==> run Y <==
==> flow/design.v <==
module joltage #(parameter int LENGTH = 100) (
    input logic clk, rst, start, data_valid,
    input logic [4*LENGTH-1:0] line_flat,
    output logic [15:0] joltage1_out,
    output logic [63:0] joltage2_out,
    output logic done
    );
    logic [3:0] line [0:LENGTH-1];
    genvar k;
    generate
        for (k = 0; k < LENGTH; k++) begin : unflatten
            assign line[k] = line_flat[4*k +: 4];
        end
    endgenerate
    parameter IDLE   = 4'b000_0,
              DATA   = 4'b001_0,
              CALC_1 = 4'b010_0,
              CALC_2 = 4'b011_0,
              SUM    = 4'b100_0,
              DONE   = 4'b101_1;
    logic [3:0] state;
    assign done = state[0];
    logic [3:0] buffer [0:LENGTH-1-2];
    logic [3:0] shift_last;
    assign shift_last = buffer[LENGTH-1-2];
    logic [$clog2(LENGTH)-1:0] counter;
    logic [3:0] p1_curr_jolt [0:1];
    logic p1_jolt_en [0:1];
    always_comb begin : p1_comb 
        p1_jolt_en[0] = shift_last >= p1_curr_jolt[0];
        p1_jolt_en[1] = (p1_curr_jolt[0] >= p1_curr_jolt[1]) && p1_jolt_en[0];
    end
    always_ff @(posedge clk) begin : p1_seq
        if (state == DATA) begin
            p1_curr_jolt[0] <= line[LENGTH-2];
            p1_curr_jolt[1] <= line[LENGTH-1];
        end
        else if (state == CALC_1 || state == CALC_2) begin
            p1_curr_jolt[0] <= p1_jolt_en[0] ? shift_last : p1_curr_jolt[0];
            p1_curr_jolt[1] <= p1_jolt_en[1] ? p1_curr_jolt[0] : p1_curr_jolt[1];
        end
        if (state == IDLE)
            joltage1_out <= 16'd0;
        else if (state == SUM)
            joltage1_out <= joltage1_out + p1_curr_jolt[0] * 4'd10 + p1_curr_jolt[1];
    end
    logic [3:0] p2_curr_jolt [0:11];
    logic p2_jolt_en [0:11];
    always_comb begin : p2_comb
        p2_jolt_en[0] = (shift_last >= p2_curr_jolt[0]);
        for (int z = 1; z < 12; z++) begin
            p2_jolt_en[z] = (p2_curr_jolt[z-1] >= p2_curr_jolt[z]) && p2_jolt_en[z-1];
        end
    end
    genvar i;
    generate
        for (i = 0; i < 12; i++) begin
            always_ff @(posedge clk) begin : p2_seq
                if (state == DATA) begin
                    p2_curr_jolt[i] <= line[LENGTH-12+i];
                end
                else if (state == CALC_2) begin
                    if (i == 0)
                        p2_curr_jolt[i] <= p2_jolt_en[i] ? shift_last : p2_curr_jolt[i];
                    else
                        p2_curr_jolt[i] <= p2_jolt_en[i] ? p2_curr_jolt[i-1] : p2_curr_jolt[i];
                end
            end
        end
    endgenerate
    logic [39:0] stage1, stage2, stage3, stage4, stage5, stage6;
    logic [39:0] stage7, stage8, stage9, stage10, stage11, stage12;
    always_comb begin : mult_add  
        stage1  = p2_curr_jolt[0];
        stage2  = (stage1  * 10) + p2_curr_jolt[1];
        stage3  = (stage2  * 10) + p2_curr_jolt[2];
        stage4  = (stage3  * 10) + p2_curr_jolt[3];
        stage5  = (stage4  * 10) + p2_curr_jolt[4];
        stage6  = (stage5  * 10) + p2_curr_jolt[5];
        stage7  = (stage6  * 10) + p2_curr_jolt[6];
        stage8  = (stage7  * 10) + p2_curr_jolt[7];
        stage9  = (stage8  * 10) + p2_curr_jolt[8];
        stage10 = (stage9  * 10) + p2_curr_jolt[9];
        stage11 = (stage10 * 10) + p2_curr_jolt[10];
        stage12 = (stage11 * 10) + p2_curr_jolt[11];
    end
    always_ff @(posedge clk) begin : p2_joltage_sum
        if (state == IDLE)
            joltage2_out <= 64'd0;
        else if (state == SUM) begin
            joltage2_out <= joltage2_out + stage12;
        end
    end
    always_ff @(posedge clk) begin : counter_logic
        if (state == DATA)
            counter <= '0;
        else if (state == CALC_1 || state == CALC_2)
            counter <= counter + 1'b1;
    end
    genvar j;
    generate
        for (j = 0; j < LENGTH-2; j++) begin
            always_ff @(posedge clk) begin : shift_reg
                if ((state == DATA) && data_valid) begin
                    buffer[j] <= line[j];
                end
                if (state == CALC_1 || state == CALC_2) begin
                    buffer[j] <= buffer[j-1];
                    if (j == 0)
                        buffer[j] <= 4'd0;
                end
            end
        end
    endgenerate
    always_ff @(posedge clk) begin : state_transitions
        if (rst) begin
            state <= IDLE;
        end
        else begin
            case (state)
                IDLE: state <= start ? DATA : IDLE;
                DATA: state <= data_valid ? CALC_1 : DATA;
                CALC_1: state <= counter == 4'd9 ? CALC_2 : CALC_1;
                CALC_2: state <= counter == LENGTH - 2'd3 ? SUM : CALC_2;
                SUM: state <= DONE;
                DONE: state <= start ? DATA : DONE;
                default : ;
            endcase
        end
    end
endmodule
==> flow/run.sh <==
#!/bin/bash
# the make line also repeats each setting of config.mk as NAME=value (left out here)
make -C /OpenROAD-flow-scripts/flow DESIGN_CONFIG=/design/flow/config.mk WORK_HOME=/design/flow/orfs CLKGATE_MAP_FILE= finish
==> flow/config.mk <==
export PLATFORM = sky130hd
export DESIGN_NAME = joltage
export DESIGN_NICKNAME = joltage
export VERILOG_FILES = /design/flow/design.v
export SDC_FILE = /design/flow/constraint.sdc
export NUM_CORES = 4
export LEC_CHECK = 0
export CAP_MARGIN = 0
export CELL_PAD_IN_SITES_GLOBAL_PLACEMENT = 1
export CORE_ASPECT_RATIO = 0.6
export CORE_MARGIN = 2
export CORE_UTILIZATION = 40
export CTS_CLUSTER_SIZE = 99
export GPL_ROUTABILITY_DRIVEN = 0
export HOLD_SLACK_MARGIN = 0.28
export MAX_ROUTING_LAYER = met4
export SLEW_MARGIN = 20
==> flow/constraint.sdc <==
create_clock -name core_clock -period 29.4 [get_ports {clk}]
set_input_delay 5.8800 -clock core_clock [delete_from_list [all_inputs] [get_ports {clk}]]
set_output_delay 5.8800 -clock core_clock [all_outputs]
set_load 0.01 [all_outputs]
==> run C: changes against run Y <==
- CAP_MARGIN: 0 -> 5
- CELL_PAD_IN_SITES_GLOBAL_PLACEMENT: 1 -> unset
- CORE_ASPECT_RATIO: 0.6 -> unset
- CORE_UTILIZATION: 40 -> 70
- CTS_CLUSTER_SIZE: 99 -> 58
- GPL_ROUTABILITY_DRIVEN: 0 -> unset
- HOLD_SLACK_MARGIN: 0.28 -> unset
- MAX_ROUTING_LAYER: met4 -> unset
- MIN_ROUTING_LAYER: unset -> met1
- PLACE_DENSITY: unset -> 0.65
- SETUP_SLACK_MARGIN: unset -> 3.72
- TNS_END_PERCENT: unset -> 25
==> flow/constraint.sdc (replaced) <==
create_clock -name core_clock -period 13.9 [get_ports {clk}]
set_input_delay 2.7800 -clock core_clock [delete_from_list [all_inputs] [get_ports {clk}]]
set_output_delay 2.7800 -clock core_clock [all_outputs]
set_load 0.01 [all_outputs]
==> qor summary <==
metric                                                             run Y                      run C
Compound Share, Synth                                              14.6%                      14.6%
Area of the chip                                              126000 um2                  72300 um2
Synth async-reset ratio                                               0%                         0%
Dpl hpwl                                                       112000 um                  157000 um
Post-placement cell area                                       55600 um2                  67300 um2
Yosys top cell area share                                          27.1%                      27.1%
Area of the mapped netlist                                     49100 um2                  49100 um2
Vertical die dimension                                            275 um                     269 um
Number of synthesized flops with an enable pin                       444                        444
Pre-Place Util                                                     40.4%                      70.4%
Core outline area                                             122000 um2                  69800 um2
Post-synthesis sequential element count                              539                        539
Placement row count                                                   99                         97
Ys Warns                                                               7                          7
Synthesized netlist cell count                                      5869                       5869
Area of the synthesized netlist per yosys stat                 49100 um2                  49100 um2
Post-Place Setup Slack                                           3.21 ns                   -9.50 ns
Result of the run                       no timing/DRC/antenna violations  aborted with a tool error
Last stage reached                                                     -                    4_1_cts
Total cells reported by yosys after synthesis                       5869                       5869
Port Buffer Count                                                    484                        484
Most frequently used cell type in the post-synthesis netlist     nand2_1                    nand2_1
Placed Cells incl. Taps                                             7822                       8466
Synth Area in XOR/XNOR                                             9.33%                      9.33%
Mean cell area of the mapped netlist                            8.37 um2                   8.37 um2
Chip width                                                        456 um                     269 um
Cell variety after synth                                             104                        104
